Design pit, start of the top module:
module pit(
	input               clk,
	input               rst_n,
	output              irq,
	input       [2:0]   io_address,
	input               io_read,
	output reg  [7:0]   io_readdata,
	input               io_write,
	input       [7:0]   io_writedata,
	output              speaker_out,
	input      [27:0]   clock_rate
);
reg [27:0] clk_rate;
always @(posedge clk) clk_rate <= clock_rate;
reg ce_system_counter;
reg [27:0] sum;
always @(posedge clk) begin : system_counter
	reg [27:0] sum_next;
	sum_next = sum + 28'd2386362;  
	ce_system_counter <= 1'b0;
	if(rst_n == 1'b0) sum <= 28'd0;
	else if(sum_next >= clk_rate) begin
		sum <= sum_next - clk_rate;
		ce_system_counter <= 1'b1;
	end
	else sum <= sum_next;
end
reg system_clock;
always @(posedge clk) begin
    if(rst_n == 1'b0)           system_clock <= 1'b0;
    else if(ce_system_counter)  system_clock <= ~system_clock;
end
always @(posedge clk) if(io_read) io_readdata <=
    (io_read && io_address == 0) ? counter_0_readdata :
    (io_read && io_address == 1) ? counter_1_readdata :
    (io_read && io_address == 2) ? counter_2_readdata :
    (io_read && io_address[2])   ? { 2'b0, spk_out, counter_1_toggle, 2'b0, speaker_enable, speaker_gate } :
                                     8'd0;  
reg [5:0] counter_1_cnt;
always @(posedge clk) begin
    if(rst_n == 1'b0)                                       counter_1_cnt <= 6'd0;
    else if(ce_system_counter && counter_1_cnt == 6'd35)    counter_1_cnt <= 6'd0;
    else if(ce_system_counter)                              counter_1_cnt <= counter_1_cnt + 6'd1;
end
reg counter_1_toggle;
always @(posedge clk) begin
    if(rst_n == 1'b0)                                       counter_1_toggle <= 1'b0;
    else if(ce_system_counter && counter_1_cnt == 6'd35)    counter_1_toggle <= ~(counter_1_toggle);
end
reg speaker_gate;
always @(posedge clk) begin
  ...
clock: 4.23 ns
lec_check: 0
cap_margin: 20
core_aspect_ratio: 1.43
core_margin: 3
core_utilization: 72
gpl_routability_driven: 0
min_routing_layer: met1
place_density_lb_addon: 0.05
setup_slack_margin: 0.4
slew_margin: 20
run.sh (not shown) runs the stock make flow with config.mk's settings and CLKGATE_MAP_FILE=.
The baseline completed with no timing, DRC or antenna violations.
Edit:
==> flow/config.mk (replaced) <==
export PLATFORM = sky130hd
export DESIGN_NAME = pit
export DESIGN_NICKNAME = pit
export VERILOG_FILES = /design/flow/design.v
export SDC_FILE = /design/flow/constraint.sdc
export NUM_CORES = 4
export LEC_CHECK = 0
export ABC_AREA = 1
export CAP_MARGIN = 20
export CORE_MARGIN = 2
export CORE_UTILIZATION = 72
export CTS_CLUSTER_DIAMETER = 69
export GPL_ROUTABILITY_DRIVEN = 0
export PLACE_DENSITY_LB_ADDON = 0.06
export SLEW_MARGIN = 20
==> flow/constraint.sdc (replaced) <==
create_clock -name core_clock -period 3.38 [get_ports {clk}]
set_input_delay 0.6760 -clock core_clock [delete_from_list [all_inputs] [get_ports {clk}]]
set_output_delay 0.6760 -clock core_clock [all_outputs]
set_load 0.01 [all_outputs]
What happened:
- The changed run ran to the end with violations: setup timing
- cell count came out higher by about 18%
- worst setup slack loses 940 ps
- global-route usage came out higher by 3.2 points
Edit:
--- a/flow/config.mk
+++ b/flow/config.mk
@@ -7,3 +7,2 @@
 export LEC_CHECK = 0
-export ABC_AREA = 1
 export CAP_MARGIN = 20
@@ -11,5 +10,4 @@
 export CORE_UTILIZATION = 72
-export CTS_CLUSTER_DIAMETER = 69
-export GPL_ROUTABILITY_DRIVEN = 0
-export PLACE_DENSITY_LB_ADDON = 0.06
+export PLACE_DENSITY = 0.35
+export SETUP_SLACK_MARGIN = 2.44
 export SLEW_MARGIN = 20
==> flow/constraint.sdc (replaced) <==
create_clock -name core_clock -period 9.45 [get_ports {clk}]
set_input_delay 1.8900 -clock core_clock [delete_from_list [all_inputs] [get_ports {clk}]]
set_output_delay 1.8900 -clock core_clock [all_outputs]
set_load 0.01 [all_outputs]
Result: The changed run went through all stages and came out clean; setup slack is better by 5000 ps; sequential share of layout area is higher by 2.6 points; cell area is lower by a little under a tenth; utilization is lower by 5.0 points; total power is lower by well over a third; wire length is lower by about a fifth; synthesized cell count is lower by roughly a tenth; via count is lower by about a fifth; global-route usage is lower by 4.0 points.
Edit:
--- a/flow/config.mk
+++ b/flow/config.mk
@@ -10,4 +10,4 @@
 export CORE_UTILIZATION = 72
-export PLACE_DENSITY = 0.35
-export SETUP_SLACK_MARGIN = 2.44
+export CTS_CLUSTER_DIAMETER = 32
+export SETUP_SLACK_MARGIN = 1.11
 export SLEW_MARGIN = 20
==> flow/constraint.sdc (replaced) <==
create_clock -name core_clock -period 4.52 [get_ports {clk}]
set_input_delay 0.9040 -clock core_clock [delete_from_list [all_inputs] [get_ports {clk}]]
set_output_delay 0.9040 -clock core_clock [all_outputs]
set_load 0.01 [all_outputs]
The changed run completed with no timing, DRC or antenna violations.
Via count came out higher by 20%.
Power came out higher to 3.0 times its value.
Utilization came out higher by 9.8 points.
Routed wire length came out higher by about 43%.
First-iteration DRC count came out higher by about 100%.
Cell area came out higher by 12%.
Synthesized area stays the same.
Cell count came out higher by 5.3%.
Critical path depth came out lower by 1.
Non-clock buffer count came out higher by 81.
Hold slack is worse by 5.9 ps.
Edit:
--- a/flow/config.mk
+++ b/flow/config.mk
@@ -9,5 +9,3 @@
 export CORE_MARGIN = 2
-export CORE_UTILIZATION = 72
-export CTS_CLUSTER_DIAMETER = 32
-export SETUP_SLACK_MARGIN = 1.11
+export CORE_UTILIZATION = 18
 export SLEW_MARGIN = 20
==> flow/constraint.sdc (replaced) <==
create_clock -name core_clock -period 11.3 [get_ports {clk}]
set_input_delay 2.2600 -clock core_clock [delete_from_list [all_inputs] [get_ports {clk}]]
set_output_delay 2.2600 -clock core_clock [all_outputs]
set_load 0.01 [all_outputs]
After rerunning:
- The new run went through all stages and came out clean
- fmax falls by 18%
- cell count rises by 32%
- critical path depth rises by 1
Edit:
--- a/flow/config.mk
+++ b/flow/config.mk
@@ -9,3 +9,4 @@
 export CORE_MARGIN = 2
-export CORE_UTILIZATION = 18
+export CORE_UTILIZATION = 72
+export PLACE_DENSITY = 0.67
 export SLEW_MARGIN = 20
==> flow/constraint.sdc (replaced) <==
create_clock -name core_clock -period 9.45 [get_ports {clk}]
set_input_delay 1.8900 -clock core_clock [delete_from_list [all_inputs] [get_ports {clk}]]
set_output_delay 1.8900 -clock core_clock [all_outputs]
set_load 0.01 [all_outputs]
After rerunning: The new run finished with timing, DRC and antenna clean. Design area came out lower by a few percent. Wire length came out lower by a few percent. Via count came out higher by a few percent.


Starting RTL as in the previous note.
Settings: LEC_CHECK=0, CAP_MARGIN=20, CORE_ASPECT_RATIO=0.58, CORE_MARGIN=3, CORE_UTILIZATION=72, GPL_ROUTABILITY_DRIVEN=0, MIN_ROUTING_LAYER=met1, PLACE_DENSITY=0.36, SETUP_SLACK_MARGIN=1.15, SLEW_MARGIN=20; clock period 4.23 ns.
The first run ran to the end with violations: negative setup slack.
==> next run, changes <==
Settings changed: CORE_ASPECT_RATIO 0.58 to not set, CORE_MARGIN 3 to 2, CORE_UTILIZATION 72 to 41, GPL_ROUTABILITY_DRIVEN 0 to not set, MIN_ROUTING_LAYER met1 to not set, PLACE_DENSITY 0.36 to not set, SETUP_SLACK_MARGIN 1.15 to not set.
Clock period 4.23 ns to 5.47 ns, I/O delays scaled along.
Effect: This time the run passed the timing, DRC and antenna checks. Core utilization shrinks by 43 points. Worst setup slack gets better by 1.3 ns. Wire length shrinks by about 28%. Critical path depth grows by 1. First-iteration DRC count shrinks by about 70%. Via count shrinks by about 20%. Total power shrinks by 33%.
==> next run, changes <==
Settings changed: CORE_UTILIZATION 41 to 51.
Clock period 5.47 ns to 6.05 ns, I/O delays scaled along.
Result: First-iteration DRC count goes down by 11%. Routed wire length goes up by 0.79%. Total power goes down by 9.2%. Core utilization goes up by 11 points. Sequential power goes down by 9.4%. Register-to-register slack gains 0.21 ns. Via count is about the same. Hold slack loses 0.0093 ns. Sequential cell count is unchanged. Setup slack gains 0.21 ns.
==> next run, changes <==
Settings changed: CORE_UTILIZATION 51 to 40, SETUP_SLACK_MARGIN set to 0.68.
Clock period 6.05 ns to 5.47 ns, I/O delays scaled along.
Routed wire length falls by 1.1%.
Die size rises by 27%.
Synthesized cell count does not change.


## job 101
pit again, from the RTL that the note above started with.
Settings: LEC_CHECK=0, ABC_AREA=1, CAP_MARGIN=0, CORE_MARGIN=2, CORE_UTILIZATION=72, CTS_CLUSTER_DIAMETER=119, PLACE_DENSITY=0.66, SETUP_SLACK_MARGIN=-0.46, SLEW_MARGIN=20; clock period 5.58 ns.
Job 101 has completed all stages; timing, DRC and antenna checks passed.
### job 101 -> job 102
- changing CAP_MARGIN from 0 to 20
- removing PLACE_DENSITY (formerly 0.66)
- removing CTS_CLUSTER_DIAMETER (formerly 119)
- removing ABC_AREA (formerly 1)
- removing SETUP_SLACK_MARGIN (formerly -0.46)
- changing CORE_UTILIZATION from 72 to 40
- changing the clock period (ns, I/O delays scaled along) from 5.58 to 10.0
Findings:
- Of the two values seen for worst setup path endpoint, sum[16]$_SDFF_PN0_ was produced by job 101 and sum[22]$_SDFF_PN0_ by job 102.
- Job 102 vs. job 101: maximum fanout along the worst path went down 15; final cell count went down 102; combinational share of cell area went up 2.8 points; Yosys chip area went down 0.42%; number of filler instances in the final layout went up about 150%.
- [compare] base=job 101 new=job 102: detailed-route wire length per cell shrank by about 1.8%; die area grew by 77%; number of distinct library cells after synthesis grew by about 30%.
- Between job 102 and job 101, it is job 102 whose detailed-routing iteration count for the pre-antenna-repair pass is lower, by 3.
- Job 102 vs. job 101: clock share of power went up by 0.7 points.
- Cell with the biggest individual delay on the critical path: nand2_2 -> job 101, a21oi_2 -> job 102


## red
Starting RTL as in the previous note.
// pit
module pit(
	input               clk,
	input               rst_n,
	output              irq,
	input       [2:0]   io_address,
	input               io_read,
	output reg  [7:0]   io_readdata,
	input               io_write,
	input       [7:0]   io_writedata,
	output              speaker_out,
	input      [27:0]   clock_rate
);
make LEC_CHECK=0 ABC_AREA=1 CAP_MARGIN=20 CORE_ASPECT_RATIO=0.84 CORE_MARGIN=2 CORE_UTILIZATION=72 CTS_CLUSTER_DIAMETER=386 CTS_CLUSTER_SIZE=15 PLACE_DENSITY_LB_ADDON=0.3 SETUP_SLACK_MARGIN=0.52 SLEW_MARGIN=20 finish   # period 3.78 ns
Input changes introduced in blue (baseline for comparison: red):
- clearing ABC_AREA, which used to be 1
- swapping 72 for 40 in CORE_UTILIZATION
- clearing CTS_CLUSTER_SIZE, which used to be 15
- clearing SETUP_SLACK_MARGIN, which used to be 0.52
- clearing CTS_CLUSTER_DIAMETER, which used to be 386
- clearing CORE_ASPECT_RATIO, which used to be 0.84
- clearing PLACE_DENSITY_LB_ADDON, which used to be 0.3
- swapping 3.78 for 5.47 in the clock period (ns, I/O delays scaled along)
## What came out
Relative to red, clock buffer and inverter area fraction after layout increased by 2.9 points in blue.
red → blue: largest net degree at the start of global routing rose by 30; relative area of non-clock buffer cells in the final design decreased 1.4 points; vias after detailed routing went down about 14%; die extent in x went up 22%.
Re worst setup slack: blue and red aren't equal, and the lower value belongs to red.
Max power in sequential cells across blue and red: red
Run comparison: red main power-consuming group combinational cells; blue main power-consuming group registers
Global-route usage: higher on red
Number of clock buffer instances in the layout on blue is up relative to red.
The inputs of green differ from those of blue as listed below.
- ABC_AREA now 1, previously not set
- CORE_UTILIZATION now 60, was 40
- CTS_CLUSTER_SIZE now 96, previously not set
- the clock period (ns, I/O delays scaled along) now 6.05, was 5.47
==> comparison <==
Final critical path time including I/O delays and setup on green is ahead of blue. Taking green as 1.0, blue lands at 1.3 on non-clock buffer count. Comparing blue and green, the higher fraction of area in registers was measured on green. Route | green vs blue | wire longer in green. Row final instance area: green lower / blue higher. [green] power share of the clock group fell 1.4 points relative to blue. Sequential share of power across blue and green: no real change. Going from blue to green, total number of vias now larger; internal power consumption decreased by about 11% relative to the old numbers.
Here is what was changed in the inputs of orange compared with green.
- CORE_UTILIZATION: 60 -> 70
- CTS_CLUSTER_SIZE: 96 -> 14
- PLACE_DENSITY_LB_ADDON: unset -> 0.1
- the clock period (ns, I/O delays scaled along): 6.05 -> 3.39
orange vs green: highest cell delay on the worst timing path down in orange
Diff green -> orange | total power per unit cell area | up by more than half
orange vs green — cell area reported after detailed placement climbed by a few percent
orange completed end to end; final checks failed (negative setup slack).
Of green and orange, the higher static leakage belongs to orange.
Power is estimated from default activity; no workload was simulated.
